==> design/flow/design.v <==
module cpu(clk,reset,s,load,in,out,N,V,Z,w);
  input clk, reset, s, load;
  input [15:0] in;
  output [15:0] out;
  output N, V, Z, w;
  wire [15:0] instruction_out;
  wire loada,loadb,loads,loadc,write,asel,bsel;
  wire [2:0] status;
  wire [1:0] op, ALUop, shift, vsel;
  wire [2:0] opcode, readnum, writenum, nsel;  
  wire [15:0] sximm5, sximm8; 
  wire [15:0] mdata = 16'b0;
  wire [7:0] PC = 8'b0;
  vDFFE #(16) instruct_reg(clk, load , in, instruction_out);  
  instruct_decoder decoder(   .instruction_out(instruction_out),
			        .nsel(nsel),
				.opcode(opcode),
				.op(op),
				.ALUop(ALUop),
				.sximm5(sximm5),
				.sximm8(sximm8),
				.shift(shift),
				.readnum(readnum),
				.writenum(writenum)
  );
  FSM state_machine(    .clk(clk),
			.reset(reset),
			.s(s),
			.w(w),
			.opcode(opcode),
			.op(op),
			.nsel(nsel),
			.loada(loada),
			.loadb(loadb),
			.loadc(loadc),
			.loads(loads),
			.vsel(vsel),
			.write(write),
			.asel(asel),
			.bsel(bsel)
  );
  datapath DP(          .clk(clk),
			.readnum(readnum),
			.writenum(writenum),
			.write(write),
			.vsel(vsel),
			.loada(loada),
			.loadb(loadb),
			.loadc(loadc),
			.loads(loads),
			.shift(shift),
			.ALUop(ALUop),
			.asel(asel),
			.bsel(bsel),
			.mdata(mdata),
			.status(status),
			.C(out),
			.sximm8(sximm8),
			.sximm5(sximm5),
			.PC(PC)
  );	
  assign N = status[0];
  assign V = status[1]; 
  assign Z = status[2];  
endmodule
module instruct_decoder( instruction_out, 
			 nsel, 
			 opcode,
			 op,
			 ALUop, 
			 sximm5, 
			 sximm8, 
			 shift,
			 readnum,
			 writenum );
  input [15:0] instruction_out;
  input [2:0] nsel;
  output [2:0] opcode;
  output reg [2:0] readnum, writenum;
  output [1:0] shift, ALUop, op;
  output [15:0] sximm5, sximm8;
  wire [2:0] Rn, Rd, Rm;
  wire [4:0] imm5;
  wire [7:0] imm8;
  setval retval(instruction_out,opcode,op,ALUop,imm5,imm8,shift,Rn,Rd,Rm);
  assign sximm5 = imm5[4] ? {11'b11111111111,imm5}:{11'b00000000000,imm5}; 
  assign sximm8 = imm8[7] ? {8'b11111111,imm8}:{8'b00000000,imm8};
  always @(*) 
    case(nsel)
      3'b001: {readnum,writenum} = {Rn,Rn};  
      3'b010: {readnum,writenum} = {Rd,Rd};  
      3'b100: {readnum,writenum} = {Rm,Rm};  
      default: {readnum,writenum} = 6'bx;  
    endcase
endmodule
module setval(instruction_out,opcode,op,ALUop,imm5,imm8,shift,Rn,Rd,Rm);
  input [15:0] instruction_out;
  output reg [2:0] opcode,Rn,Rd,Rm;
  output reg [1:0] op, ALUop, shift;
  output reg [4:0] imm5;
  output reg [7:0] imm8;
  always @(*) begin 
    casex(instruction_out)
	{5'b11010,11'bx}: {opcode,op,ALUop,Rn,imm8,imm5,Rd,shift,Rm} = {instruction_out[15:13],2'b10,2'b0,instruction_out[10:8],instruction_out[7:0],
						5'b0,3'b0,2'b0,3'b0}; 
	{8'b11000000,8'bx}: {opcode,op,ALUop,Rn,imm8,imm5,Rd,shift,Rm} = {instruction_out[15:13],2'b0,2'b0,3'b0,8'b0,5'b0, instruction_out[7:5],
						instruction_out[4:3],instruction_out[2:0]}; 
	{5'b10100,11'bx}: {opcode,op,ALUop,Rn,imm8,imm5,Rd,shift,Rm} = {instruction_out[15:13],2'b0,2'b0,instruction_out[10:8],
						8'b0,5'b0,instruction_out[7:5],instruction_out[4:3],instruction_out[2:0]}; 
	{5'b10101,11'bx}: {opcode,op,ALUop,Rn,imm8,imm5,Rd,shift,Rm} = {instruction_out[15:13],2'b01,2'b01,instruction_out[10:8],
						8'b0,5'b0,3'b0, instruction_out[4:3], instruction_out[2:0]}; 
 	{5'b10110,11'bx}: {opcode,op,ALUop,Rn,imm8,imm5,Rd,shift,Rm} = {instruction_out[15:13],2'b10,2'b10,instruction_out[10:8],
						8'b0,5'b0,instruction_out[7:5],instruction_out[4:3],instruction_out[2:0]}; 
	{5'b10111,11'bx}: {opcode,op,ALUop,Rn,imm8,imm5,Rd,shift,Rm} = {instruction_out[15:13],2'b11,2'b11,3'b0,
						8'b0,5'b0,instruction_out[7:5],instruction_out[4:3],instruction_out[2:0]}; 
	default: {opcode,op,ALUop,Rn,imm8,imm5,Rd,shift,Rm} = {3'bx,2'bx,2'bx,3'bx,8'bx,5'bx,3'bx,2'bx,3'bx};  
    endcase
end
endmodule
module datapath(clk, readnum, vsel, loada, loadb, shift, asel, bsel,
		ALUop, loadc, loads, writenum, write, mdata, 
		status, C, sximm8, PC, sximm5);
  input clk, loada, loadb, loadc, loads, asel, bsel, write;
  input [1:0] vsel;
  input [1:0] shift, ALUop; 
  input [2:0] writenum, readnum;  
  input [15:0] mdata, sximm8, sximm5;
  input [7:0] PC;
  output wire [2:0] status;
  output wire [15:0] C;
  reg [15:0] data_in;
  wire [15:0] muxa, muxb, aout, bout, bout_shift, data_out, ALUout;
  wire [2:0] status_out;
  always @(*)
    case(vsel)
      2'b00: data_in = C;
      2'b01: data_in = {8'b0,PC};
      2'b10: data_in = sximm8;
      2'b11: data_in = mdata;
    endcase
  regfile REGFILE( .clk(clk), 
           		.write(write),
			.writenum(writenum),
			.readnum(readnum),
			.data_in(data_in),
			.data_out(data_out)
  );
  vDFFE #(16) reg_a(clk, loada, data_out, aout);
  vDFFE #(16) reg_b(clk, loadb, data_out, bout); 
  vDFFE #(16) reg_c(clk, loadc, ALUout, C);
  vDFFE #(3) status_block(.clk(clk), .en(loads), .in(status_out), .out(status));
  shifter shift_b(shift, bout, bout_shift);
  assign muxa = asel ? 16'b0:aout;
  assign muxb = bsel ? sximm5:bout_shift;
  alu ALU( .ALUop(ALUop), .Ain(muxa), .Bin(muxb), .out(ALUout), .status(status_out));
endmodule 
module regfile(clk,write,writenum,readnum,data_in,data_out);
  input clk,write;
  input [2:0] writenum, readnum;
  input [15:0] data_in;
  output [15:0] data_out;
  wire [7:0] readout, writeout;
  wire [15:0] R7, R6, R5, R4, R3, R2, R1, R0;
  dec #(3,8) read_num(readnum, readout);
  dec #(3,8) write_num(writenum, writeout);
  vDFFE #(16) write_reg0(clk, (write & writeout[0]), data_in, R0);
  vDFFE #(16) write_reg1(clk, (write & writeout[1]), data_in, R1);
  vDFFE #(16) write_reg2(clk, (write & writeout[2]), data_in, R2);
  vDFFE #(16) write_reg3(clk, (write & writeout[3]), data_in, R3);
  vDFFE #(16) write_reg4(clk, (write & writeout[4]), data_in, R4);
  vDFFE #(16) write_reg5(clk, (write & writeout[5]), data_in, R5);
  vDFFE #(16) write_reg6(clk, (write & writeout[6]), data_in, R6);
  vDFFE #(16) write_reg7(clk, (write & writeout[7]), data_in, R7);
  mux8 #(16) read_mux(R7, R6, R5, R4, R3, R2, R1, R0, readout, data_out);
endmodule
module dec(a,b);
  parameter n = 2;
  parameter m = 4;
  input [n-1:0] a;
  output [m-1:0] b;
  wire[m-1:0] b = 1<<a;
endmodule 
module vDFFE(clk,en,in,out);
  parameter n = 3;
  input clk, en;
  input [n-1:0] in;
  output reg [n-1:0] out;
  wire [n-1:0] nextout;
  assign nextout = en ? in:out;
  always @(posedge clk)
    out <= nextout;
  endmodule 
module mux8(r7, r6, r5, r4, r3, r2, r1, r0, s, b);
  parameter k = 1;
  input [k-1:0] r7, r6, r5, r4, r3, r2, r1, r0;
  input [7:0] s;
  output [k-1:0] b;
  wire [k-1:0] b = ({k{s[0]}} & r0) |
		   ({k{s[1]}} & r1) |    
		   ({k{s[2]}} & r2) |
		   ({k{s[3]}} & r3) | 
		   ({k{s[4]}} & r4) |
		   ({k{s[5]}} & r5) |
		   ({k{s[6]}} & r6) |
		   ({k{s[7]}} & r7) ;
endmodule
module shifter(shift,bin,out);
input [15:0] bin;
input [1:0] shift;
output reg [15:0] out;  
  always @(*) begin
    case(shift) 
      2'b01: out = bin << 1;  
      2'b10: out = bin >> 1;  
      2'b11: out = $signed(bin) >>> 1;  
      default: out = bin;  
    endcase 
  end 
endmodule 
module alu(ALUop,Ain,Bin,out,status);
  input [1:0] ALUop; 
  input [15:0] Ain, Bin;
  output reg [15:0] out;
  output [2:0] status;
  wire ovf;
  wire [15:0] sout;
  Addsub #(16) a(Ain, Bin, 1'b1, sout, ovf);
  assign status[2] = ((out == 16'b0) ? 1'b1:1'b0);  
  assign status[1] = ovf;  
  assign status[0] = out[15];  
  always @(*) begin
    case (ALUop)
      2'b00: out = Ain + Bin;
      2'b01: out = Ain - Bin; 
      2'b10: out = Ain & Bin;
      2'b11: out = ~Bin;
      default: out = 16'bx;
    endcase	
  end
endmodule
module Addsub(a,b,sub,s,ovf);
  parameter n = 8;
  input [n-1:0] a, b;  
  input sub ;  
  output [n-1:0] s;
  output ovf;   
  wire c1, c2;
  assign ovf = c1 ^ c2;  
  Adder1 #(n-1) ai(a[n-2:0],b[n-2:0]^{n-1{sub}},sub,c1,s[n-2:0]);
  Adder1 #(1) as(a[n-1],b[n-1]^sub,c1,c2,s[n-1]);
endmodule 
module Adder1(a,b,cin,cout,s);
  parameter n = 8;
  input [n-1:0] a, b;
  input cin ;
  output [n-1:0] s;
  output cout;
  assign {cout, s} = a + b + cin;
endmodule
module FSM(clk, reset, s, w, opcode, op, nsel,loada,loadb,loadc,vsel,write,loads,asel,bsel);
  input clk, reset, s;
  input [2:0] opcode;
  input [1:0] op;
  output w;
  output reg [2:0] nsel;
  output reg loada,loadb,loadc,loads,write,asel,bsel;
  output reg [1:0] vsel;
  wire [2:0] state;
  reg load_s;
  reg [2:0] next_state;
  assign w = load_s ? 1'b0:1'b1;  
  assign state =  reset ? 3'b000:next_state;
  always @(posedge clk) begin
    casex({reset,w,s,opcode,op,state})
	11'b1xxxxxxxxxx: {load_s, nsel, next_state,loada,loadb,loadc,vsel,write,loads,asel,bsel} 
				<= {1'b0,3'b000,3'b000,1'b0,1'b0,1'b0,2'b00,1'b0,1'b0,1'b0,1'b0};  
	{8'bx10xxxxx,3'b000}: {load_s,nsel,next_state,loada,loadb,loadc,vsel,write,loads,asel,bsel}
				<= {1'b0,3'b000,3'b000,1'b0,1'b0,1'b0,2'b00,1'b0,1'b0,1'b0,1'b0};  
	{8'bx1111010,3'b000}: {load_s, nsel, next_state,loada,loadb,loadc,vsel,write,loads,asel,bsel} 
				<= {1'b1,3'b001,3'b001,1'b0,1'b0,1'b0,2'b10,1'b1,1'b0,1'b0,1'b0};  
	{8'b00x11010,3'b001}: {load_s, nsel, next_state,loada,loadb,loadc,vsel,write,loads,asel,bsel} 
				<= {1'b0,3'b000,3'b000,1'b0,1'b0,1'b0,2'b00,1'b0,1'b0,1'b0,1'b0};  
        {8'b01111000,3'b000}: {load_s, nsel, next_state,loada,loadb,loadc,vsel,write,loads,asel,bsel} 
				<= {1'b1,3'b100,3'b001,1'b0,1'b1,1'b0,2'b10,1'b0,1'b0,1'b0,1'b0};  
	{8'b00x11000,3'b001}: {load_s,nsel,next_state,loada,loadb,loadc,vsel,write,loads,asel,bsel}
				<= {1'b1,3'b000,3'b010,1'b0,1'b0,1'b1,2'b00,1'b0,1'b0,1'b1,1'b0};  
	{8'b00x11000,3'b010}: {load_s,nsel,next_state,loada,loadb,loadc,vsel,write,loads,asel,bsel}
				<= {1'b1,3'b010,3'b011,1'b0,1'b0,1'b0,2'b00,1'b1,1'b0,1'b0,1'b0};  
	{8'b00x11000,3'b011}: {load_s,nsel,next_state,loada,loadb,loadc,vsel,write,loads,asel,bsel}
				<= {1'b0,3'b000,3'b000,1'b0,1'b0,1'b0,2'b00,1'b0,1'b0,1'b0,1'b0};  
	{8'b01110100,3'b000}: {load_s,nsel,next_state,loada,loadb,loadc,vsel,write,loads,asel,bsel}
				<= {1'b1,3'b001,3'b001,1'b1,1'b0,1'b0,2'b10,1'b0,1'b0,1'b0,1'b0};  
	{8'b00x10100,3'b001}: {load_s,nsel,next_state,loada,loadb,loadc,vsel,write,loads,asel,bsel}
				<= {1'b1,3'b100,3'b010,1'b0,1'b1,1'b0,2'b10,1'b0,1'b0,1'b0,1'b0};  
	{8'b00x10100,3'b010}: {load_s,nsel,next_state,loada,loadb,loadc,vsel,write,loads,asel,bsel}
				<= {1'b1,3'b000,3'b011,1'b0,1'b0,1'b1,2'b00,1'b0,1'b0,1'b0,1'b0};  
	{8'b00x10100,3'b011}: {load_s,nsel,next_state,loada,loadb,loadc,vsel,write,loads,asel,bsel}
				<= {1'b1,3'b010,3'b100,1'b0,1'b0,1'b0,2'b00,1'b1,1'b0,1'b0,1'b0};  
	{8'b00x10100,3'b100}: {load_s,nsel,next_state,loada,loadb,loadc,vsel,write,loads,asel,bsel}
				<= {1'b0,3'b000,3'b000,1'b0,1'b0,1'b0,2'b00,1'b0,1'b0,1'b0,1'b0};  
	{8'b01110101,3'b000}: {load_s,nsel,next_state,loada,loadb,loadc,vsel,write,loads,asel,bsel}
				<= {1'b1,3'b001,3'b001,1'b1,1'b0,1'b0,2'b10,1'b0,1'b0,1'b0,1'b0};  
	{8'b00x10101,3'b001}: {load_s,nsel,next_state,loada,loadb,loadc,vsel,write,loads,asel,bsel}
				<= {1'b1,3'b100,3'b010,1'b0,1'b1,1'b0,2'b10,1'b0,1'b0,1'b0,1'b0};  
	{8'b00x10101,3'b010}: {load_s,nsel,next_state,loada,loadb,loadc,vsel,write,loads,asel,bsel}
				<= {1'b1,3'b000,3'b011,1'b0,1'b0,1'b0,2'b00,1'b0,1'b1,1'b0,1'b0};  
   	{8'b00x10101,3'b011}: {load_s,nsel,next_state,loada,loadb,loadc,vsel,write,loads,asel,bsel}
				<= {1'b0,3'b000,3'b000,1'b0,1'b0,1'b0,2'b00,1'b0,1'b0,1'b0,1'b0};  
	{8'b01110110,3'b000}: {load_s,nsel,next_state,loada,loadb,loadc,vsel,write,loads,asel,bsel}
				<= {1'b1,3'b001,3'b001,1'b1,1'b0,1'b0,2'b10,1'b0,1'b0,1'b0,1'b0};  
	{8'b00x10110,3'b001}: {load_s,nsel,next_state,loada,loadb,loadc,vsel,write,loads,asel,bsel}
				<= {1'b1,3'b100,3'b010,1'b0,1'b1,1'b0,2'b10,1'b0,1'b0,1'b0,1'b0};  
	{8'b00x10110,3'b010}: {load_s,nsel,next_state,loada,loadb,loadc,vsel,write,loads,asel,bsel}
				<= {1'b1,3'b000,3'b011,1'b0,1'b0,1'b1,2'b00,1'b0,1'b0,1'b0,1'b0};  
	{8'b00x10110,3'b011}: {load_s,nsel,next_state,loada,loadb,loadc,vsel,write,loads,asel,bsel}
				<= {1'b1,3'b010,3'b100,1'b0,1'b0,1'b0,2'b00,1'b1,1'b0,1'b0,1'b0};  
	{8'b00x10110,3'b100}: {load_s,nsel,next_state,loada,loadb,loadc,vsel,write,loads,asel,bsel}
				<= {1'b0,3'b000,3'b000,1'b0,1'b0,1'b0,2'b00,1'b0,1'b0,1'b0,1'b0};  
	{8'b01110111,3'b000}: {load_s,nsel,next_state,loada,loadb,loadc,vsel,write,loads,asel,bsel}
				<= {1'b1,3'b100,3'b001,1'b0,1'b1,1'b0,2'b10,1'b0,1'b0,1'b1,1'b0};  
	{8'b00x10111,3'b001}: {load_s,nsel,next_state,loada,loadb,loadc,vsel,write,loads,asel,bsel}
				<= {1'b1,3'b000,3'b010,1'b0,1'b0,1'b1,2'b00,1'b0,1'b0,1'b1,1'b0};  
	{8'b00x10111,3'b010}: {load_s,nsel,next_state,loada,loadb,loadc,vsel,write,loads,asel,bsel}
				<= {1'b1,3'b010,3'b011,1'b0,1'b0,1'b0,2'b00,1'b1,1'b0,1'b0,1'b0};  
	{8'b00x10111,3'b011}: {load_s,nsel,next_state,loada,loadb,loadc,vsel,write,loads,asel,bsel}
				<= {1'b0,3'b000,3'b000,1'b0,1'b0,1'b0,2'b00,1'b0,1'b0,1'b0,1'b0};  
	default: {load_s,nsel,next_state,loada,loadb,loadc,vsel,write,loads,asel,bsel}
				<= {1'b0,3'b000,3'b000,1'b0,1'b0,1'b0,2'b00,1'b0,1'b0,1'b0,1'b0};  
   endcase
  end
endmodule 
==> design/flow/run.sh <==
#!/bin/bash
# the make line also repeats each setting of config.mk as NAME=value (left out here)
make -C /OpenROAD-flow-scripts/flow DESIGN_CONFIG=/design/flow/config.mk WORK_HOME=/design/flow/orfs CLKGATE_MAP_FILE= finish
==> design/flow/config.mk <==
export PLATFORM = sky130hd
export DESIGN_NAME = cpu
export DESIGN_NICKNAME = cpu
export VERILOG_FILES = /design/flow/design.v
export SDC_FILE = /design/flow/constraint.sdc
export NUM_CORES = 4
export LEC_CHECK = 0
export ABC_AREA = 0
export CAP_MARGIN = 20
export CELL_PAD_IN_SITES_DETAIL_PLACEMENT = 0
export CORE_MARGIN = 2
export CORE_UTILIZATION = 64
export CTS_CLUSTER_DIAMETER = 334
export MIN_ROUTING_LAYER = met1
export PLACE_DENSITY_LB_ADDON = 0.04
export SETUP_SLACK_MARGIN = -0.02
export SLEW_MARGIN = 20
==> design/flow/constraint.sdc <==
create_clock -name core_clock -period 3.65 [get_ports {clk}]
set_input_delay 0.7300 -clock core_clock [delete_from_list [all_inputs] [get_ports {clk}]]
set_output_delay 0.7300 -clock core_clock [all_outputs]
set_load 0.01 [all_outputs]
==> results of run 1 <==
==> layout make-up <==
cell class | instances | area [um2] | area share
clock inverter | 14 | 180 | 0.0138
tap | 216 | 270 | 0.0207
clock buffer | 26 | 587 | 0.0450
inverter | 42 | 160 | 0.0123
timing repair buffer | 179 | 1500 | 0.115
sequential | 208 | 6120 | 0.469
multi-input combinational | 587 | 4210 | 0.323
==> per-stage QoR <==
step                      setup slack [ns]  TNS (ns)  cell area, um2
after floorplan                     -0.350     -1.12           10400
after global placement              -0.488     -2.41           11800
after detailed placement            -0.623     -3.64           11800
after CTS                           -0.519     -1.83           12900
after global routing                -0.774     -4.39           13000
final                               -0.587     -2.62           13000
==> metal layers <==
layer | global-route usage | part of all wire
met5 | 0 | 0
met4 | 0.114 | 0.032
met1 | 0.439 | 0.39
met2 | 0.549 | 0.49
met3 | 0.0566 | 0.081
==> timing repair <==
action | 4_1_cts | 5_1_grt
setup endpoints to repair | 14 | 27
gates resized | 51 | 26
cloned | 1 | 0
setup buffers | 12 | 6
pin swaps | 42 | 16
==> results_slide.txt, run 1 <==
Physical Implementation Snapshot

Worst setup path
  • Largest stage delay, worst path: 0.41 ns
  • Crit-path slowest cell: edfxtp_1
  • Critical path depth in cells: 21
  • CP endpoint: DP.status_block.out[2]
  • Crit. Startpoint: instruct_reg.out[13]
  • Reg2reg setup slack: -0.59 ns
  • Buf+Inv Stages, Crit Path: 3
  • Crit path top cell by count: o21ai_1
  • Reg-to-reg startpoint: instruct_reg.out[13]
  • CP Launch Type: flop
  • Critical Path Fanout Max: 7
  • Critical Path End Type: flop
  • Worst path required time: 3.96 ns
  • Reg2Reg Depth: 21
  • CP Class: reg2reg
  • WP data arrival: 4.54 ns
  • Cell Chain, Critical Path: and3b_2, a31oi_4, buf_4, buf_4, o21ai_1, nor2b_2, inv_1, nor3_4, a21oi_1, nor2_1, o21ai_1, xnor2_1, ha_1, or3_1, o21ai_2, a21oi_2, a21oi_2, xor2_1, o21ai_1, or2_4, a2111oi_2
  • Worst reg2reg path endpoint: DP.status_block.out[2]
  • Delay-heaviest family, CP: simple AND/OR/NAND/NOR gates

Logic synthesis
  • Syn Inst Count: 876
  • #FFs+latches synth: approximately 210
  • Adder share: 0.0581
  • Syn nets: 943
  • Complex Gates by Area: 0.137
  • Chip Area, Yosys: 10,200 um2
  • Synth warnings: 8
  • Mux area share: 0.0142
  • Top-count cell post-synth: edfxtp_1
  • Largest area contributor in the netlist: edfxtp_1
  • Synth unique cells: 74
  • Mapped cell area: 10,200 um2
  • Main logic family: AND-OR/OR-AND gates
  • Yosys xor share: 0.0239
  • Asr flop ratio synth: 0
  • Synth top area cells: edfxtp_1 57%, ha_1 5.6%, nand2_1 4.1%, o21ai_0 3.1%, a21oi_1 2.7%
  • Commonest flop: edfxtp_1
  • Post-synth EDFFs: roughly 200
  • Synth Area in Simple Gates: 0.135
  • Post-synth top cells: 195 x edfxtp_1, 113 x nand2_1, 63 x o21ai_0
  • Yosys cell count: 876
  • Top cell area share: 0.572
  • Mapped Avg Cell Area: between 10 and 15 um2
  • Post-synthesis sequential area ratio: 0.597

Clock tree
  • CTS tree: yes
  • CTS Sinks: around 210
  • Clock-pin slew on the worst setup and hold paths: 0.07 ns
  • CTS buffer count: 22
  • Htree depth: 1
  • Clk Latency, worst-skew pair: 0.51 ns
  • Root buf cell: clkbuf_16
  • Clock buffer depth: 3
  • Count of hold-fix buffers inserted at cts: 0

Pwr
  • Clock share of power: 0.400
  • Sequential power: 2.67 mW
  • Sw Share: 0.244
  • Total design power: 5.92 mW
  • PD cells: roughly 450 nW/um2
  • Psw: ~1.4 mW
  • Power Combinational: 878 uW
  • Sequential power share: 0.452
  • Peak VDD IR: 652 uV
  • Largest power group: sequential cells
  • Internal power: 4.47 mW
  • Power share of the combinational group: 0.148
  • Leak: a little under 5 nW
  • P_clk: around 2.4 mW

Floorplan
  • CORE AREA: 15,800 um2
  • Initial Utilization: 0.649
  • Chip area: 17,000 um2
  • Chip width: 131 um
  • I/O pin count: 40
  • FP Rows: 46
  • Die H: 131 um

Hold path
  • Worst hold endpoint: state_machine.next_state[2]
  • Hold Crit Class: reg2reg
  • Hold wc startpoint: state_machine.next_state[1]
  • Hold depth: 2

Final timing
  • Worst setup margin: -0.587 ns
  • Final hold vios: 0
  • Final min period: ~4.2 ns
  • Achievable Freq: 236 MHz
  • Setup violators final: 11
  • Final Cycle Share: 1.16
  • Slew Limit Fails: 0
  • RSZ-0062 raised after global routing: yes
  • Worst-Margin Slew: roughly 1 ns
  • Clock Skew: 0.0199 ns
  • Hold Slack: between 0.5 and 0.6 ns
  • Max transition margin: 0.317

Finish
  • NumNets Final: 1,107
  • Number of fill cells: 883
  • Fin cells: between 1,000 and 1,500
  • Area Overhead vs Synth: 27.2%
  • Core Util, Final: 0.826

Routing
  • Vias: 7,897
  • Iteration-0 DRC count of the detailed router: 740
  • N_diodes: 0
  • Via density: 6.21
  • Routed wire length: 27,600 um
  • Drt wl/cell: 21.7 um
  • Detail Route Antenna Nets: 0
  • DRC errors left: 0
  • First-pass iteration count of the detailed router: 5

Global routing
  • Largest net degree at the start of global routing: 39
  • First-pass GRT wire length: 42,300 um
  • Initial antenna violation count: 1
  • Vias in the first global route: 7,825
  • GRT Util Overall: 0.328
  • Global route total overflow: 0

Job
  • Number of max-cap violations: 0
  • Tool Warnings: 44

Place
  • GPL Wtd Cong: 0.905
  • IO buf count: 39
  • Hpwl dp: roughly 19,000 um
  • Dpl cells: between 1,000 and 1,500

Status
  • Status: failed layout checks
  • Layout check failures: negative setup slack
==> run 2, diff against run 1 <==
- ABC_AREA: 0 -> unset
- CELL_PAD_IN_SITES_DETAIL_PLACEMENT: 0 -> unset
- CORE_UTILIZATION: 64 -> 68
- CTS_CLUSTER_DIAMETER: 334 -> unset
- MIN_ROUTING_LAYER: met1 -> unset
- PLACE_DENSITY_LB_ADDON: 0.04 -> unset
- SETUP_SLACK_MARGIN: -0.02 -> unset
- clock period: 3.65 -> 3.25 ns (I/O delays scaled with it)
==> results_slide.txt, run 2 <==
Physical Implementation Snapshot

Clock tree
  • Clock buffer depth: 3 (unchanged)
  • Htree depth: 1 (unchanged)
  • Root buf cell: clkbuf_16
  • Count of hold-fix buffers inserted at cts: 0 (unchanged)
  • CTS Sinks: 208 (unchanged)
  • Clock-pin slew on the worst setup and hold paths: 0.07 ns (about the same)
  • CTS tree: yes
  • Clk Latency, worst-skew pair: 0.52 ns (about the same)
  • CTS buffer count: 22 (unchanged)

Worst setup path
  • WP data arrival: 4.70 ns (+0.16 ns)
  • Largest stage delay, worst path: 0.40 ns (about the same)
  • Worst path required time: 3.58 ns (-0.38 ns)
  • CP Class: reg2reg
  • Reg2Reg Depth: 19 (-9.5%)
  • Reg2reg setup slack: -1.12 ns (-0.53 ns)
  • Worst reg2reg path endpoint: DP.status_block.out[2]
  • Buf+Inv Stages, Crit Path: 4 (+1)
  • CP Launch Type: flop
  • Reg-to-reg startpoint: instruct_reg.out[13]
  • Critical path depth in cells: 19 (-9.5%)
  • Delay-heaviest family, CP: simple AND/OR/NAND/NOR gates
  • CP endpoint: DP.status_block.out[2]
  • Critical Path End Type: flop
  • Cell Chain, Critical Path: and3b_2, a31oi_4, o21ai_1, nor2b_4, inv_2, nor4_4, buf_4, a21oi_4, xnor2_1, ha_1, buf_4, a211oi_4, buf_4, a31oi_1, xnor2_1, a22oi_2, nor4_2, nand4b_1, a2111oi_4
  • Crit. Startpoint: instruct_reg.out[13]
  • Crit path top cell by count: buf_4
  • Critical Path Fanout Max: 6 (-1)
  • Crit-path slowest cell: edfxtp_1

Pwr
  • Power Combinational: 1.21 mW (+38%)
  • Sw Share: 0.276 (+0.0316)
  • PD cells: 497 nW/um2 (+9.4%)
  • Clock share of power: 0.374 (-0.026)
  • Psw: 1.85 mW (+28%)
  • Peak VDD IR: 658 uV (+0.85%)
  • Sequential power share: 0.446 (-0.006)
  • Power share of the combinational group: 0.180 (+0.032)
  • Leak: 5.15 nW (+5.3%)
  • Internal power: 4.87 mW (+8.9%)
  • P_clk: 2.51 mW (+6%)
  • Largest power group: sequential cells
  • Sequential power: 3.00 mW (+12%)

Final timing
  • Max transition margin: 0.191 (-0.127)
  • Slew Limit Fails: 0 (unchanged)
  • Clock Skew: 0.0165 ns (-0.00331 ns)
  • Achievable Freq: 229 MHz (-3.0%)
  • RSZ-0062 raised after global routing: yes
  • Final Cycle Share: 1.34 (+0.183)
  • Final min period: 4.37 ns (+0.130 ns)
  • Worst-Margin Slew: 1.20 ns (+0.188 ns)
  • Setup TNS: -11.45 ns (-8.83 ns)
  • Setup violators final: 59 (+48)
  • Final hold vios: 0 (unchanged)
  • Worst setup margin: -1.12 ns (-0.530 ns)

Routing
  • Detail Route Antenna Nets: 0 (unchanged)
  • Via density: 7.23 (+16%)
  • Routed wire length: 37,000 um (+34%)
  • Iteration-0 DRC count of the detailed router: 1,603 (+120%)
  • Drt wl/cell: 28.8 um (+33%)
  • First-pass iteration count of the detailed router: 6 (+1)
  • DRC errors left: 0 (unchanged)
  • Vias: 9,284 (+18%)

Logic synthesis
  • Mapped cell area: 10,200 um2 (unchanged)
  • Synth unique cells: 74 (unchanged)
  • Chip Area, Yosys: 10,200 um2 (unchanged)
  • Top cell area share: 0.572 (unchanged)
  • #FFs+latches synth: 208 (unchanged)
  • Asr flop ratio synth: 0 (unchanged)
  • Largest area contributor in the netlist: edfxtp_1
  • Syn Inst Count: 876 (unchanged)
  • Yosys xor share: 0.0239 (unchanged)
  • Complex Gates by Area: 0.137 (unchanged)
  • Syn nets: 943 (unchanged)
  • Yosys cell count: 876 (unchanged)
  • Synth top area cells: edfxtp_1 57%, ha_1 5.6%, nand2_1 4.1%, o21ai_0 3.1%, a21oi_1 2.7%
  • Mux area share: 0.0142 (unchanged)
  • Post-synth EDFFs: 195 (unchanged)
  • Post-synth top cells: 195 x edfxtp_1, 113 x nand2_1, 63 x o21ai_0
  • Synth Area in Simple Gates: 0.135 (unchanged)
  • Commonest flop: edfxtp_1
  • Post-synthesis sequential area ratio: 0.597 (unchanged)
  • Main logic family: AND-OR/OR-AND gates
  • Adder share: 0.0581 (unchanged)
  • Top-count cell post-synth: edfxtp_1
  • Mapped Avg Cell Area: 11.7 um2 (unchanged)
  • Synth warnings: 8 (unchanged)

Global routing
  • Initial antenna violation count: 3 (+2)
  • First-pass GRT wire length: 50,600 um (+19%)
  • Grt met1 use: 0.537 (+0.0984)
  • Vias in the first global route: 8,688 (+11%)
  • Global Route met2 Usage: 0.701 (+0.152)
  • Largest net degree at the start of global routing: 33 (-15%)
  • GRT Util Overall: 0.414 (+0.0866)
  • Global route total overflow: 0 (unchanged)
  • GR met3 Demand/Resource: 0.0666 (+0.0100)
  • GRT busiest layer: met2

Place
  • Area post-placement: 12,100 um2 (+2.0%)
  • Hpwl dp: 20,000 um (+7.9%)
  • Dpl cells: 1,205 (-0.90%)
  • GPL Wtd Cong: 0.937 (+3.5%)
  • IO buf count: 39 (unchanged)
  • Pre-CTS setup slack: -1.06 ns (-0.439 ns)

Floorplan
  • FP Rows: 44 (-4.3%)
  • I/O pin count: 40 (unchanged)
  • CORE AREA: 14,600 um2 (-7.1%)
  • Initial Utilization: 0.699 (+0.0499)
  • Chip width: 127 um (-2.9%)
  • Chip area: 16,100 um2 (-5.7%)
  • Die H: 127 um (-2.9%)

Finish
  • Fin cells: 1,284 (+0.94%)
  • NumNets Final: 1,149 (+3.8%)
  • Area Overhead vs Synth: 32.1%
  • Fin area: 13,500 um2 (+3.9%)
  • Number of fill cells: 456 (-48%)
  • Register cell area after layout: 6120 um2 (unchanged)
  • Gate Area: 4400 um2 (+4.5%)

Hold path
  • Hold Crit Class: reg2reg
  • Hold wc startpoint: state_machine.loads
  • Worst hold endpoint: DP.status_block.out[2]
  • Hold depth: 0 (-2)

Status
  • Status: failed layout checks
  • Layout check failures: negative setup slack

Job
  • Number of max-cap violations: 0 (unchanged)
  • Tool Warnings: 46 (+4.5%)
-- run 2: cell type report --
class | count | area share
diodes | 2 | 0.000370
clock buffers | 27 | 0.0436
clock inverters | 13 | 0.00693
inverters | 42 | 0.0116
multi-input cells | 587 | 0.325
flip-flops and latches | 208 | 0.452
well taps | 184 | 0.0170
repair buffers | 221 | 0.143
-- run 2: what timing repair did --
action / in CTS / in global routing
gates resized: 65 / 50
setup endpoints to repair: 130 / 83
buffers inserted: 16 / 25
gates cloned: 1 / 0
hold endpoints to repair: 0 / 0
pin swaps: 35 / 29
-- run 2: layer usage --
metal,routed length (um),vias up,share of wire
li1,-,3657,-
met1,11900,4279,0.32
met2,17400,1056,0.47
met3,4850,290,0.13
met4,2750,2,0.074
met5,35,-,0.00095
-- run 2: stage by stage --
step / utilization / power (mW) / hold WS [ns]
floorplan: - / 3.56 / 0.461
global placement: 0.823 / 3.92 / 0.485
detailed placement: 0.823 / 3.96 / 0.495
CTS: 0.899 / 6.43 / 0.502
global route: 0.924 / 6.80 / 0.544
finish: 0.924 / 6.72 / 0.537
==> run 3, diff against run 2 <==
- ABC_AREA: unset -> 1
- CELL_PAD_IN_SITES_DETAIL_PLACEMENT: unset -> 0
- CORE_UTILIZATION: 68 -> 70
- CTS_CLUSTER_DIAMETER: unset -> 334
- CTS_CLUSTER_SIZE: unset -> 14
- HOLD_SLACK_MARGIN: unset -> 0.3
- MIN_ROUTING_LAYER: unset -> met1
- PLACE_DENSITY_LB_ADDON: unset -> 0.04
- SETUP_SLACK_MARGIN: unset -> 0.85
- clock period: 3.25 -> 3.01 ns (I/O delays scaled with it)
==> results_slide.txt, run 3 <==
Flow Results at a Glance

Logic synthesis
  • Chip Area, Yosys: 10,300 um2 (+0.68%)
  • Commonest flop: edfxtp_1
  • Complex Gates by Area: 0.0898 (-0.0475)
  • Top-count cell post-synth: nand2_1
  • Asr flop ratio synth: 0 (unchanged)
  • Synth top area cells: edfxtp_1 57%, nand2_1 8.0%, ha_1 5.6%, inv_1 3.8%, nor2_1 2.7%
  • Post-synth top cells: 221 x nand2_1, 195 x edfxtp_1, 104 x inv_1
  • Post-synthesis sequential area ratio: 0.593 (-0.00406)
  • Mapped cell area: 10,300 um2 (+0.68%)
  • Yosys xor share: 0.0153 (-0.00866)
  • Yosys cell count: 985 (+12%)
  • #FFs+latches synth: 208 (unchanged)
  • Syn Inst Count: 985 (+12%)
  • Mapped Avg Cell Area: 10.5 um2 (-10%)
  • Adder share: 0.0578 (-0.000395)
  • Synth warnings: 8 (unchanged)
  • Main logic family: simple AND/OR/NAND/NOR gates
  • Syn nets: 1,052 (+12%)
  • Largest area contributor in the netlist: edfxtp_1
  • Top cell area share: 0.568 (-0.00388)
  • Synth Area in Simple Gates: 0.186 (+0.0516)
  • Post-synth EDFFs: 195 (unchanged)
  • Mux area share: 0 (-0.0142)
  • Synth unique cells: 52 (-30%)

Floorplan
  • I/O pin count: 40 (unchanged)
  • Initial Utilization: 0.712 (+0.0128)
  • Chip width: 125 um (-1.1%)
  • Chip area: 15,700 um2 (-2.1%)
  • FP Rows: 44 (unchanged)
  • CORE AREA: 14,500 um2 (-1.1%)
  • Die H: 125 um (-1.1%)

Place
  • GPL Wtd Cong: 0.931 (-0.59%)
  • IO buf count: 39 (unchanged)
  • Hpwl dp: 20,400 um (+2.4%)
  • Pre-CTS setup slack: -0.928 ns (+0.134 ns)

Status
  • Status: aborted with a tool error
  • Stopped at: 4_1_cts
  • Tool error: [ERROR DPL-0033] detailed placement checks failed during check placement.
## run 3: through the flow
stage	hold WS (ns)	cells	area [um2]	power, mW
3_5_place_dp	0.502	1319	12000	4.15
2_1_floorplan	0.469	985	10500	3.76
3_3_place_gp	0.494	1319	12000	4.11
==> run 4, diff against run 3 <==
- CELL_PAD_IN_SITES_DETAIL_PLACEMENT: 0 -> unset
- CTS_CLUSTER_DIAMETER: 334 -> unset
- CTS_CLUSTER_SIZE: 14 -> 32
- HOLD_SLACK_MARGIN: 0.3 -> 0.29
- MIN_ROUTING_LAYER: met1 -> unset
- PLACE_DENSITY: unset -> 0.35
- PLACE_DENSITY_LB_ADDON: 0.04 -> unset
- SETUP_SLACK_MARGIN: 0.85 -> 0.94
- clock period: 3.01 -> 3.22 ns (I/O delays scaled with it)
==> results_slide.txt, run 4 <==
Flow Results at a Glance

Status
  • Status: aborted with a tool error
  • Stopped at: 5_1_grt
  • Tool error: [ERROR DPL-0038] Utilization greater than 100%, impossible to legalize

Logic synthesis
  • Yosys xor share: 0.0153 (unchanged)
  • Synth Area in Simple Gates: 0.186 (unchanged)
  • Post-synthesis sequential area ratio: 0.593 (unchanged)
  • Post-synth top cells: 221 x nand2_1, 195 x edfxtp_1, 104 x inv_1
  • Mapped cell area: 10,300 um2 (unchanged)
  • Syn Inst Count: 985 (unchanged)
  • Synth warnings: 8 (unchanged)
  • Top cell area share: 0.568 (unchanged)
  • #FFs+latches synth: 208 (unchanged)
  • Asr flop ratio synth: 0 (unchanged)
  • Adder share: 0.0578 (unchanged)
  • Chip Area, Yosys: 10,300 um2 (unchanged)
  • Syn nets: 1,052 (unchanged)
  • Synth unique cells: 52 (unchanged)
  • Top-count cell post-synth: nand2_1
  • Largest area contributor in the netlist: edfxtp_1
  • Main logic family: simple AND/OR/NAND/NOR gates
  • Mux area share: 0 (unchanged)
  • Synth top area cells: edfxtp_1 57%, nand2_1 8.0%, ha_1 5.6%, inv_1 3.8%, nor2_1 2.7%
  • Complex Gates by Area: 0.0898 (unchanged)
  • Post-synth EDFFs: 195 (unchanged)
  • Commonest flop: edfxtp_1
  • Yosys cell count: 985 (unchanged)
  • Mapped Avg Cell Area: 10.5 um2 (unchanged)

Floorplan
  • Initial Utilization: 0.712 (unchanged)
  • CORE AREA: 14,500 um2 (unchanged)
  • Chip width: 125 um (unchanged)
  • Chip area: 15,700 um2 (unchanged)
  • Die H: 125 um (unchanged)
  • I/O pin count: 40 (unchanged)
  • FP Rows: 44 (unchanged)

Place
  • IO buf count: 39 (unchanged)
  • GPL Wtd Cong: 0.942 (+1.1%)
  • Hpwl dp: 19,200 um (-6.0%)
  • Dpl cells: 1,320 (+0.076%)
  • Area post-placement: 12,000 um2 (about the same)

Clock tree
  • CTS buffer count: 21
  • Count of hold-fix buffers inserted at cts: 0
  • Root buf cell: clkbuf_16
  • Clock buffer depth: 3
  • CTS Sinks: 208
  • Htree depth: 1
[run 4: repair_timing]
| item | 4_1_cts |
|---|---|
| gates resized | 143 |
| endpoints found under the setup margin | 180 |
| endpoints found under the hold margin | 0 |
| buffers inserted | 37 |
| cloned | 2 |
| pin swaps | 97 |
[run 4: metrics by stage]
stage | setup WS (ns) | hold WS (ns)
floorplan | -0.382 | 0.469
global placement | -0.756 | 0.493
detailed placement | -0.830 | 0.516
CTS | -0.630 | 0.530
==> run 5, diff against run 4 <==
- ABC_AREA: 1 -> 0
- CTS_CLUSTER_SIZE: 32 -> 31
- HOLD_SLACK_MARGIN: 0.29 -> unset
- PLACE_DENSITY: 0.35 -> 0.76
- SETUP_SLACK_MARGIN: 0.94 -> -0.3
- clock period: 3.22 -> 3.7 ns (I/O delays scaled with it)
==> results_slide.txt, run 5 <==
Physical Implementation Snapshot

Hold path
  • Hold depth: 2
  • Hold wc startpoint: state_machine.load_s
  • Worst hold endpoint: state_machine.next_state[2]
  • Hold Crit Class: reg2reg

Worst setup path
  • Crit path top cell by count: or3_1
  • CP Class: reg2reg
  • Buf+Inv Stages, Crit Path: 2
  • Crit-path slowest cell: edfxtp_1
  • CP Launch Type: flop
  • Worst path required time: just under 4 ns
  • CP endpoint: DP.status_block.out[2]
  • Cell Chain, Critical Path: and3b_2, buf_4, a31o_4, nand3_1, and3_2, inv_2, nor4_4, a21oi_2, xnor2_1, ha_1, or3_1, o21ba_4, or3_1, a31o_2, nor3_2, nand4b_1, a2111oi_4
  • Reg2reg setup slack: -0.83 ns
  • Delay-heaviest family, CP: simple AND/OR/NAND/NOR gates
  • Largest stage delay, worst path: between 0.4 and 0.5 ns
  • Reg-to-reg startpoint: instruct_reg.out[15]
  • Critical path depth in cells: 17
  • Critical Path End Type: flop
  • Reg2Reg Depth: 17
  • Crit. Startpoint: instruct_reg.out[15]
  • WP data arrival: ~4.8 ns
  • Critical Path Fanout Max: 5
  • Worst reg2reg path endpoint: DP.status_block.out[2]

Logic synthesis
  • Commonest flop: edfxtp_1
  • Mapped Avg Cell Area: 11.7 um2 (+12%)
  • Synth Area in Simple Gates: 0.135 (-0.0516)
  • Yosys xor share: 0.0239 (+0.00866)
  • Synth top area cells: edfxtp_1 57%, ha_1 5.6%, nand2_1 4.1%, o21ai_0 3.1%, a21oi_1 2.7%
  • Adder share: 0.0581 (+0.000395)
  • Mux area share: 0.0142 (+0.0142)
  • Syn nets: 943 (-10%)
  • Yosys cell count: 876 (-11%)
  • Syn Inst Count: 876 (-11%)
  • #FFs+latches synth: 208 (unchanged)
  • Post-synth EDFFs: 195 (unchanged)
  • Mapped cell area: 10,200 um2 (-0.68%)
  • Asr flop ratio synth: 0 (unchanged)
  • Synth warnings: 8 (unchanged)
  • Top-count cell post-synth: edfxtp_1
  • Chip Area, Yosys: 10,200 um2 (-0.68%)
  • Post-synthesis sequential area ratio: 0.597 (+0.00406)
  • Main logic family: AND-OR/OR-AND gates
  • Post-synth top cells: 195 x edfxtp_1, 113 x nand2_1, 63 x o21ai_0
  • Top cell area share: 0.572 (+0.00388)
  • Synth unique cells: 74 (+42%)
  • Largest area contributor in the netlist: edfxtp_1
  • Complex Gates by Area: 0.137 (+0.0475)

Global routing
  • GRT Util Overall: 0.366
  • Vias in the first global route: between 8,000 and 9,000
  • Initial antenna violation count: 0
  • First-pass GRT wire length: 44,400 um
  • Global route total overflow: 0
  • Largest net degree at the start of global routing: 39

Job
  • Tool Warnings: 45
  • Number of max-cap violations: 0

Clock tree
  • Clock buffer depth: 3 (unchanged)
  • Clk Latency, worst-skew pair: 0.51 ns
  • Root buf cell: clkbuf_16
  • CTS tree: yes
  • Clock-pin slew on the worst setup and hold paths: 0.06 ns
  • Htree depth: 1 (unchanged)
  • CTS Sinks: 208 (unchanged)
  • CTS buffer count: 21 (unchanged)
  • Count of hold-fix buffers inserted at cts: 0 (unchanged)

Final timing
  • Final min period: about 4.5 ns
  • Final hold vios: 0
  • Achievable Freq: 221 MHz
  • Final Cycle Share: 1.22
  • Setup violators final: 21
  • Worst-Margin Slew: roughly 1.1 ns
  • Worst setup margin: -0.826 ns
  • Max transition margin: 0.264
  • Hold Slack: approximately 0.53 ns
  • Slew Limit Fails: 0
  • Clock Skew: 0.0183 ns
  • RSZ-0062 raised after global routing: yes

Place
  • IO buf count: 39 (unchanged)
  • GPL Wtd Cong: 0.971 (+3.1%)
  • Hpwl dp: 18,900 um (-1.5%)
  • Dpl cells: 1,176 (-11%)

Routing
  • Iteration-0 DRC count of the detailed router: 852
  • Routed wire length: 29,700 um
  • Detail Route Antenna Nets: 0
  • Vias: slightly above 8,000
  • Via density: 6.69
  • N_diodes: 0
  • DRC errors left: 0
  • Drt wl/cell: 24.1 um
  • First-pass iteration count of the detailed router: 6

Floorplan
  • Die H: 125 um (-0.33%)
  • FP Rows: 44 (unchanged)
  • Chip width: 125 um (-0.33%)
  • Initial Utilization: 0.710 (-0.00214)
  • Chip area: 15,600 um2 (-0.66%)
  • CORE AREA: 14,400 um2 (-0.38%)
  • I/O pin count: 40 (unchanged)

Status
  • Status: failed layout checks
  • Layout check failures: negative setup slack

Pwr
  • Clock share of power: 0.367
  • Largest power group: sequential cells
  • Leak: about 4.8 nW
  • Sequential power share: 0.476
  • Sw Share: 0.252
  • PD cells: 432 nW/um2
  • Psw: 1.40 mW
  • Power Combinational: 873 uW
  • Peak VDD IR: a little under 500 uV
  • Internal power: 4.14 mW
  • Power share of the combinational group: 0.158
  • Sequential power: 2.64 mW
  • P_clk: 2.03 mW

Finish
  • NumNets Final: 1,099
  • Area Overhead vs Synth: 25.2%
  • Fin cells: 1,230
## run 5: per-stage QoR
stage / setup TNS, ns / total power, mW / worst slack, ns / util / cell area [um2]
after floorplan: -3.38 / 3.11 / -0.300 / - / 10400
after global placement: -2.38 / 3.40 / -0.490 / 0.812 / 11700
after detailed placement: -3.67 / 3.43 / -0.611 / 0.812 / 11700
after CTS: -3.65 / 5.45 / -0.519 / 0.869 / 12500
after global routing: -8.21 / 5.67 / -0.933 / 0.889 / 12800
final: -4.16 / 5.54 / -0.826 / 0.889 / 12800
## run 5: layout make-up
type / instances / area, um2
Clock buffer: 29 / 576
Clock inverter: 8 / 71.3
Fill cell: 590 / 1600
Inverter: 42 / 158
Multi-Input combinational cell: 587 / 4240
Sequential cell: 208 / 6120
Tap cell: 184 / 230
Timing Repair Buffer: 172 / 1440
## run 5: routing by layer
layer / up-vias / routed length [um] / GRT usage
met5: - / 0 / 0
met4: 0 / 1390 / 0.151
met3: 137 / 2800 / 0.0591
met2: 619 / 14700 / 0.615
met1: 3916 / 10800 / 0.481
li1: 3551 / - / -
## run 5: what timing repair did
| action | 4_1_cts | 5_1_grt |
|---|---|---|
| buffers inserted | 7 | 13 |
| pin swaps | 22 | 23 |
| gates resized | 28 | 44 |
| cloned | 1 | 0 |
| setup endpoints to repair | 8 | 10 |
| hold endpoints to repair | 0 | 0 |
==> run 6, diff against run 5 <==
- CELL_PAD_IN_SITES_DETAIL_PLACEMENT: unset -> 0
- CORE_UTILIZATION: 70 -> 72
- CTS_CLUSTER_DIAMETER: unset -> 334
- CTS_CLUSTER_SIZE: 31 -> unset
- MIN_ROUTING_LAYER: unset -> met1
- PLACE_DENSITY: 0.76 -> unset
- PLACE_DENSITY_LB_ADDON: unset -> 0.04
- SETUP_SLACK_MARGIN: -0.3 -> -0.02
- clock period: 3.7 -> 3.86 ns (I/O delays scaled with it)
==> results_slide.txt, run 6 <==
Physical Implementation Snapshot

Status
  • Status: failed layout checks
  • Layout check failures: negative setup slack

Hold path
  • Hold wc startpoint: state_machine.loads
  • Hold depth: 0 (-2)
  • Hold Crit Class: reg2reg
  • Worst hold endpoint: DP.status_block.out[2]

Logic synthesis
  • Asr flop ratio synth: 0 (unchanged)
  • Main logic family: AND-OR/OR-AND gates
  • Yosys cell count: 876 (unchanged)
  • Synth unique cells: 74 (unchanged)
  • Post-synth EDFFs: 195 (unchanged)
  • Chip Area, Yosys: 10,200 um2 (unchanged)
  • Adder share: 0.0581 (unchanged)
  • Largest area contributor in the netlist: edfxtp_1
  • Syn Inst Count: 876 (unchanged)
  • Synth Area in Simple Gates: 0.135 (unchanged)
  • Mapped cell area: 10,200 um2 (unchanged)
  • Synth top area cells: edfxtp_1 57%, ha_1 5.6%, nand2_1 4.1%, o21ai_0 3.1%, a21oi_1 2.7%
  • Mapped Avg Cell Area: 11.7 um2 (unchanged)
  • Top cell area share: 0.572 (unchanged)
  • Post-synthesis sequential area ratio: 0.597 (unchanged)
  • Syn nets: 943 (unchanged)
  • Commonest flop: edfxtp_1
  • #FFs+latches synth: 208 (unchanged)
  • Post-synth top cells: 195 x edfxtp_1, 113 x nand2_1, 63 x o21ai_0
  • Complex Gates by Area: 0.137 (unchanged)
  • Yosys xor share: 0.0239 (unchanged)
  • Mux area share: 0.0142 (unchanged)
  • Top-count cell post-synth: edfxtp_1
  • Synth warnings: 8 (unchanged)

Global routing
  • Global Route met2 Usage: 0.817 (+0.202)
  • Global route total overflow: 0 (unchanged)
  • GRT busiest layer: met2
  • Vias in the first global route: 9,316 (+15%)
  • Largest net degree at the start of global routing: 33 (-15%)
  • GR met3 Demand/Resource: 0.174 (+0.115)
  • First-pass GRT wire length: 57,200 um (+29%)
  • GRT Util Overall: 0.526 (+0.160)
  • Grt met1 use: 0.615 (+0.135)
  • Initial antenna violation count: 6 (+6)

Place
  • Dpl cells: 1,169 (-0.60%)
  • IO buf count: 39 (unchanged)
  • Pre-CTS setup slack: -0.454 ns (+0.157 ns)
  • Hpwl dp: 19,200 um (+1.6%)
  • GPL Wtd Cong: 0.914 (-5.9%)

Worst setup path
  • Reg2Reg Depth: 17 (unchanged)
  • Largest stage delay, worst path: 1.09 ns (+0.68 ns)
  • CP Launch Type: flop
  • Critical path depth in cells: 17 (unchanged)
  • Reg2reg setup slack: -1.44 ns (-0.61 ns)
  • CP Class: reg2reg
  • Cell Chain, Critical Path: buf_4, nand2b_1, nor2_1, buf_4, a21oi_2, xnor2_1, ha_1, buf_6, a211oi_4, nand3_1, a21o_1, a21oi_2, xor2_1, o21ai_2, nor2_1, nand4b_1, a2111oi_4
  • Crit. Startpoint: instruct_reg.out[11]
  • Critical Path End Type: flop
  • Reg-to-reg startpoint: instruct_reg.out[11]
  • Buf+Inv Stages, Crit Path: 3 (+1)
  • CP endpoint: DP.status_block.out[2]
  • Crit-path slowest cell: nor2_1
  • Critical Path Fanout Max: 32 (+27)
  • Worst path required time: 4.21 ns (+0.24 ns)
  • Worst reg2reg path endpoint: DP.status_block.out[2]
  • WP data arrival: 5.65 ns (+0.85 ns)
  • Delay-heaviest family, CP: simple AND/OR/NAND/NOR gates

Pwr
  • Sequential power: 2.53 mW (-4%)
  • Sequential power share: 0.420 (-0.056)
  • P_clk: 2.38 mW (+17%)
  • Peak VDD IR: 486 uV (-0.33%)
  • Clock share of power: 0.394 (+0.027)
  • Power share of the combinational group: 0.185 (+0.027)
  • Psw: 1.83 mW (+31%)
  • PD cells: 454 nW/um2 (+5.2%)
  • Internal power: 4.20 mW (+1.3%)
  • Sw Share: 0.303 (+0.0510)
  • Leak: 4.99 nW (+4.0%)
  • Largest power group: sequential cells
  • Power Combinational: 1.12 mW (+28%)

Finish
  • NumNets Final: 1,121 (+2.0%)
  • Number of fill cells: 302 (-49%)
  • Core Util, Final: 0.955 (+0.0655)
  • Area Overhead vs Synth: 29.4%
  • Fin cells: 1,255 (+2.0%)

Floorplan
  • Initial Utilization: 0.738 (+0.0278)
  • Chip area: 15,200 um2 (-2.7%)
  • Die H: 123 um (-1.4%)
  • FP Rows: 43 (-2.3%)
  • I/O pin count: 40 (unchanged)
  • Chip width: 123 um (-1.4%)
  • CORE AREA: 13,900 um2 (-3.8%)

Routing
  • Iteration-0 DRC count of the detailed router: 3,316 (+290%)
  • First-pass iteration count of the detailed router: 30 (+24)
  • Vias: 10,776 (+31%)
  • Drt wl/cell: 39.4 um (+64%)
  • DRC errors left: 0 (unchanged)
  • Via density: 8.59 (+28%)
  • Routed wire length: 49,500 um (+67%)
  • Detail Route Antenna Nets: 0 (unchanged)

Final timing
  • Achievable Freq: 189 MHz (-15%)
  • Setup TNS: -20.24 ns (-16.08 ns)
  • Hold Slack: 0.561 ns (+0.0274 ns)
  • Setup violators final: 51 (+140%)
  • Clock Skew: 0.0319 ns (+0.0136 ns)
  • Final min period: 5.30 ns (+0.773 ns)
  • Max transition margin: 0.0507 (-0.213)
  • Slew Limit Fails: 0 (unchanged)
  • Worst setup margin: -1.44 ns (-0.613 ns)
  • Final hold vios: 0 (unchanged)
  • Worst-Margin Slew: 1.42 ns (+0.326 ns)
  • RSZ-0062 raised after global routing: yes
  • Final Cycle Share: 1.37 (+0.150)

Clock tree
  • CTS tree: yes
  • Root buf cell: clkbuf_16
  • CTS Sinks: 208 (unchanged)
  • Htree depth: 1 (unchanged)
  • Clock buffer depth: 3 (unchanged)
  • Clk Latency, worst-skew pair: 0.55 ns (+0.04 ns)
  • Clock-pin slew on the worst setup and hold paths: 0.07 ns (about the same)
  • CTS buffer count: 22 (+4.8%)

Job
  • Number of max-cap violations: 0 (unchanged)
  • Tool Warnings: 44 (-2.2%)
==> run 6: final cells by class <==
| cell class | instances | area, um2 | area share |
|---|---|---|---|
| Clock inverter | 14 | 181 | 0.0137 |
| Antenna cell | 5 | 12.5 | 0.000944 |
| Tap cell | 180 | 225 | 0.0170 |
| Sequential cell | 208 | 6120 | 0.461 |
| Inverter | 42 | 168 | 0.0127 |
| Clock buffer | 26 | 566 | 0.0427 |
| Timing Repair Buffer | 193 | 1640 | 0.123 |
| Multi-Input combinational cell | 587 | 4350 | 0.328 |
==> run 6: metal layers <==
layer / wire length, um / up-vias
li1: - / 3604
met1: 13400 / 4718
met2: 19700 / 1736
met3: 9350 / 706
met4: 6820 / 12
met5: 235 / -
==> run 6: through the flow <==
stage / power, mW / area, um2
6_report: 6.02 / 13300
5_1_grt: 6.03 / 13300
4_1_cts: 5.55 / 12800
3_5_place_dp: 3.29 / 11700
3_3_place_gp: 3.26 / 11700
2_1_floorplan: 2.98 / 10400
==> run 6: timing repair <==
item	4_1_cts	5_1_grt
setup endpoints to repair	12	72
cloned	1	0
hold buffers	0	0
pin swaps	42	48
resized	42	75
buffers inserted	27	14
==> run 7, diff against run 6 <==
- ABC_AREA: 0 -> unset
- CELL_PAD_IN_SITES_DETAIL_PLACEMENT: 0 -> 1
- CORE_ASPECT_RATIO: unset -> 0.51
- CORE_UTILIZATION: 72 -> 40
- CTS_CLUSTER_DIAMETER: 334 -> unset
- CTS_CLUSTER_SIZE: unset -> 57
- GPL_ROUTABILITY_DRIVEN: unset -> 0
- HOLD_SLACK_MARGIN: unset -> 0.25
- MAX_ROUTING_LAYER: unset -> met4
- MIN_ROUTING_LAYER: met1 -> unset
- PLACE_DENSITY_LB_ADDON: 0.04 -> unset
- SETUP_SLACK_MARGIN: -0.02 -> unset
- TNS_END_PERCENT: unset -> 20
- clock period: 3.86 -> 3.32 ns (I/O delays scaled with it)
==> results_slide.txt, run 7 <==
Physical Implementation Snapshot

Global routing
  • GR met3 Demand/Resource: 0.0268 (-0.148)
  • GRT Util Overall: 0.249 (-0.277)
  • Vias in the first global route: 8,576 (-7.9%)
  • Global route total overflow: 0 (unchanged)
  • Largest net degree at the start of global routing: 33 (unchanged)
  • Grt met1 use: 0.323 (-0.292)
  • First-pass GRT wire length: 50,300 um (-12%)
  • Initial antenna violation count: 0 (-6)
  • GRT busiest layer: met2
  • Global Route met2 Usage: 0.419 (-0.398)

Floorplan
  • Chip area: 27,000 um2 (+78%)
  • I/O pin count: 40 (unchanged)
  • Die H: 118 um (-4.1%)
  • Initial Utilization: 0.411 (-0.327)
  • Chip width: 228 um (+85%)
  • FP Rows: 41 (-4.7%)
  • CORE AREA: 24,900 um2 (+80%)

Worst setup path
  • Critical path depth in cells: 20 (+3)
  • Largest stage delay, worst path: 0.43 ns (-0.66 ns)
  • Worst reg2reg path endpoint: DP.status_block.out[2]
  • CP endpoint: DP.status_block.out[2]
  • CP Launch Type: flop
  • Critical Path End Type: flop
  • Cell Chain, Critical Path: nor3_4, buf_6, a31oi_4, buf_6, o21ai_0, and3_1, inv_1, nor3_4, a21oi_2, nor2_2, buf_4, buf_4, buf_4, xnor2_2, ha_1, or3_4, a31o_4, nor3_4, nand4b_1, a2111oi_4
  • Reg2reg setup slack: -1.31 ns (+0.13 ns)
  • Worst path required time: 3.62 ns (-0.59 ns)
  • Critical Path Fanout Max: 8 (-75%)
  • Reg2Reg Depth: 20 (+3)
  • Crit. Startpoint: instruct_reg.out[10]
  • CP Class: reg2reg
  • Delay-heaviest family, CP: simple AND/OR/NAND/NOR gates
  • Reg-to-reg startpoint: instruct_reg.out[10]
  • Buf+Inv Stages, Crit Path: 6 (+3)
  • WP data arrival: 4.93 ns (-0.72 ns)
  • Crit-path slowest cell: edfxtp_1

Routing
  • Detail Route Antenna Nets: 0 (unchanged)
  • N_diodes: 0 (-5)
  • Iteration-0 DRC count of the detailed router: 864 (-74%)
  • Vias: 8,202 (-24%)
  • Routed wire length: 34,700 um (-30%)
  • First-pass iteration count of the detailed router: 5 (-83%)
  • DRC errors left: 0 (unchanged)
  • Via density: 5.72 (-33%)
  • Drt wl/cell: 24.2 um (-39%)

Hold path
  • Hold wc startpoint: state_machine.next_state[1]
  • Hold Crit Class: reg2reg
  • Worst hold endpoint: state_machine.next_state[2]
  • Hold depth: 2 (+2)

Logic synthesis
  • Complex Gates by Area: 0.137 (unchanged)
  • #FFs+latches synth: 208 (unchanged)
  • Yosys cell count: 876 (unchanged)
  • Post-synthesis sequential area ratio: 0.597 (unchanged)
  • Post-synth EDFFs: 195 (unchanged)
  • Syn Inst Count: 876 (unchanged)
  • Yosys xor share: 0.0239 (unchanged)
  • Mapped Avg Cell Area: 11.7 um2 (unchanged)
  • Mapped cell area: 10,200 um2 (unchanged)
  • Top cell area share: 0.572 (unchanged)
  • Synth warnings: 8 (unchanged)
  • Largest area contributor in the netlist: edfxtp_1
  • Synth unique cells: 74 (unchanged)
  • Syn nets: 943 (unchanged)
  • Top-count cell post-synth: edfxtp_1
  • Synth Area in Simple Gates: 0.135 (unchanged)
  • Chip Area, Yosys: 10,200 um2 (unchanged)
  • Post-synth top cells: 195 x edfxtp_1, 113 x nand2_1, 63 x o21ai_0
  • Synth top area cells: edfxtp_1 57%, ha_1 5.6%, nand2_1 4.1%, o21ai_0 3.1%, a21oi_1 2.7%
  • Adder share: 0.0581 (unchanged)
  • Mux area share: 0.0142 (unchanged)
  • Asr flop ratio synth: 0 (unchanged)
  • Main logic family: AND-OR/OR-AND gates
  • Commonest flop: edfxtp_1

Final timing
  • Worst-Margin Slew: 1.08 ns (-0.334 ns)
  • Clock Skew: 0.0263 ns (-0.00554 ns)
  • Final Cycle Share: 1.39 (+0.0210)
  • RSZ-0062 raised after global routing: yes
  • Worst setup margin: -1.31 ns (+0.131 ns)
  • Setup TNS: -11.70 ns (+8.54 ns)
  • Setup violators final: 15 (-71%)
  • Final hold vios: 0 (unchanged)
  • Achievable Freq: 216 MHz (+15%)
  • Max transition margin: 0.269 (+0.219)
  • Slew Limit Fails: 0 (unchanged)
  • Final min period: 4.63 ns (-0.672 ns)

Clock tree
  • CTS tree: yes
  • Clock buffer depth: 3 (unchanged)
  • Root buf cell: clkbuf_16
  • Clock-pin slew on the worst setup and hold paths: 0.07 ns (about the same)
  • CTS Sinks: 208 (unchanged)
  • Htree depth: 1 (unchanged)
  • CTS buffer count: 20 (-9.1%)
  • Clk Latency, worst-skew pair: 0.51 ns (-0.04 ns)

Job
  • Number of max-cap violations: 0 (unchanged)
  • Tool Warnings: 44 (unchanged)

Pwr
  • Clock share of power: 0.380 (-0.014)
  • Sw Share: 0.254 (-0.0488)
  • Sequential power: 2.94 mW (+16%)
  • Peak VDD IR: 307 uV (-37%)
  • Largest power group: sequential cells
  • Psw: 1.68 mW (-8.2%)
  • PD cells: 481 nW/um2 (+5.9%)
  • Power share of the combinational group: 0.174 (-0.011)
  • Internal power: 4.91 mW (+17%)
  • Leak: 5.14 nW (+3.0%)
  • Sequential power share: 0.446 (+0.026)
  • Total design power: 6.59 mW (+9.4%)
  • P_clk: 2.50 mW (+5%)
  • Power Combinational: 1.15 mW (about the same)

Status
  • Status: failed layout checks
  • Layout check failures: negative setup slack

Finish
  • Area Overhead vs Synth: 33.7%
  • NumNets Final: 1,142 (+1.9%)
  • Number of fill cells: 2,602 (+760%)
  • Fin area: 13,700 um2 (+3.3%)
  • Core Util, Final: 0.549 (-0.406)

Place
  • IO buf count: 39 (unchanged)
  • Area post-placement: 12,200 um2 (+4.6%)
  • Hpwl dp: 22,100 um (+15%)
[run 7: repair_timing]
| action | 4_1_cts | 5_1_grt |
|---|---|---|
| hold buffers | 0 | 0 |
| setup buffers | 20 | 13 |
| resized | 59 | 64 |
| pin swaps | 41 | 50 |
| setup endpoints to repair | 62 | 103 |
| endpoints found under the hold margin | 0 | 0 |
[run 7: metal layers]
metal | part of all wire | up-vias | routed length [um]
met5 | 0 | - | 0
met4 | 0.028 | 0 | 976
met3 | 0.050 | 82 | 1740
met2 | 0.49 | 294 | 17100
met1 | 0.43 | 4194 | 14900
li1 | - | 3632 | -
[run 7: final cells by class]
type	instances	area [um2]	share of cell area
repair buffers	217	1870	0.137
well taps	344	430	0.0314
clock buffers	23	512	0.0374
multi-input cells	586	4400	0.322
inverters	42	160	0.0117
flip-flops and latches	208	6120	0.447
clock inverters	13	198	0.0144
[run 7: metrics by stage]
stage                     cells  hold WS [ns]  setup slack [ns]
after floorplan             876         0.461            -0.680
final                      1433         0.523             -1.31
after global placement     1369         0.481            -0.894
after CTS                  1424         0.513            -0.940
after global routing       1433         0.550             -1.46
after detailed placement   1369         0.508             -1.10
==> run 8, diff against run 7 <==
- ABC_AREA: unset -> 0
- CELL_PAD_IN_SITES_DETAIL_PLACEMENT: 1 -> unset
- CORE_ASPECT_RATIO: 0.51 -> unset
- CORE_UTILIZATION: 40 -> 70
- CTS_CLUSTER_SIZE: 57 -> 31
- GPL_ROUTABILITY_DRIVEN: 0 -> unset
- HOLD_SLACK_MARGIN: 0.25 -> unset
- MAX_ROUTING_LAYER: met4 -> unset
- PLACE_DENSITY: unset -> 0.76
- SETUP_SLACK_MARGIN: unset -> -0.3
- TNS_END_PERCENT: 20 -> unset
- clock period: 3.32 -> 3.64 ns (I/O delays scaled with it)
==> results_slide.txt, run 8 <==
Flow Results at a Glance

Logic synthesis
  • Post-synth top cells: 195 x edfxtp_1, 113 x nand2_1, 63 x o21ai_0
  • Top-count cell post-synth: edfxtp_1
  • #FFs+latches synth: 208 (unchanged)
  • Main logic family: AND-OR/OR-AND gates
  • Syn Inst Count: 876 (unchanged)
  • Post-synth EDFFs: 195 (unchanged)
  • Complex Gates by Area: 0.137 (unchanged)
  • Largest area contributor in the netlist: edfxtp_1
  • Synth top area cells: edfxtp_1 57%, ha_1 5.6%, nand2_1 4.1%, o21ai_0 3.1%, a21oi_1 2.7%
  • Post-synthesis sequential area ratio: 0.597 (unchanged)
  • Mapped cell area: 10,200 um2 (unchanged)
  • Syn nets: 943 (unchanged)
  • Commonest flop: edfxtp_1
  • Asr flop ratio synth: 0 (unchanged)
  • Mapped Avg Cell Area: 11.7 um2 (unchanged)
  • Synth warnings: 8 (unchanged)
  • Yosys cell count: 876 (unchanged)
  • Yosys xor share: 0.0239 (unchanged)
  • Adder share: 0.0581 (unchanged)
  • Top cell area share: 0.572 (unchanged)
  • Chip Area, Yosys: 10,200 um2 (unchanged)
  • Mux area share: 0.0142 (unchanged)
  • Synth unique cells: 74 (unchanged)
  • Synth Area in Simple Gates: 0.135 (unchanged)

Floorplan
  • CORE AREA: 14,400 um2 (-42%)
  • Die H: 125 um (+5.7%)
  • I/O pin count: 40 (unchanged)
  • Chip area: 15,600 um2 (-42%)
  • FP Rows: 44 (+7.3%)
  • Chip width: 125 um (-45%)
  • Initial Utilization: 0.710 (+0.299)

Place
  • IO buf count: 39 (unchanged)
  • GPL Wtd Cong: around 0.97
  • Pre-CTS setup slack: -0.705 ns (+0.397 ns)
  • Dpl cells: 1,178 (-14%)
  • Hpwl dp: 18,800 um (-15%)

Status
  • Stopped at: 4_1_cts
  • Status: aborted with a tool error
  • Tool error: [ERROR DPL-0033] detailed placement checks failed during check placement.
## run 8: stage by stage
step           setup TNS (ns)  hold slack (ns)   util  instance area (um2)
3_3_place_gp            -3.24            0.478  0.812                11700
2_1_floorplan           -6.44            0.461      -                10400
3_5_place_dp            -4.53            0.510  0.812                11700
Power figures rest on the tool's default switching activity, not on a simulated workload.
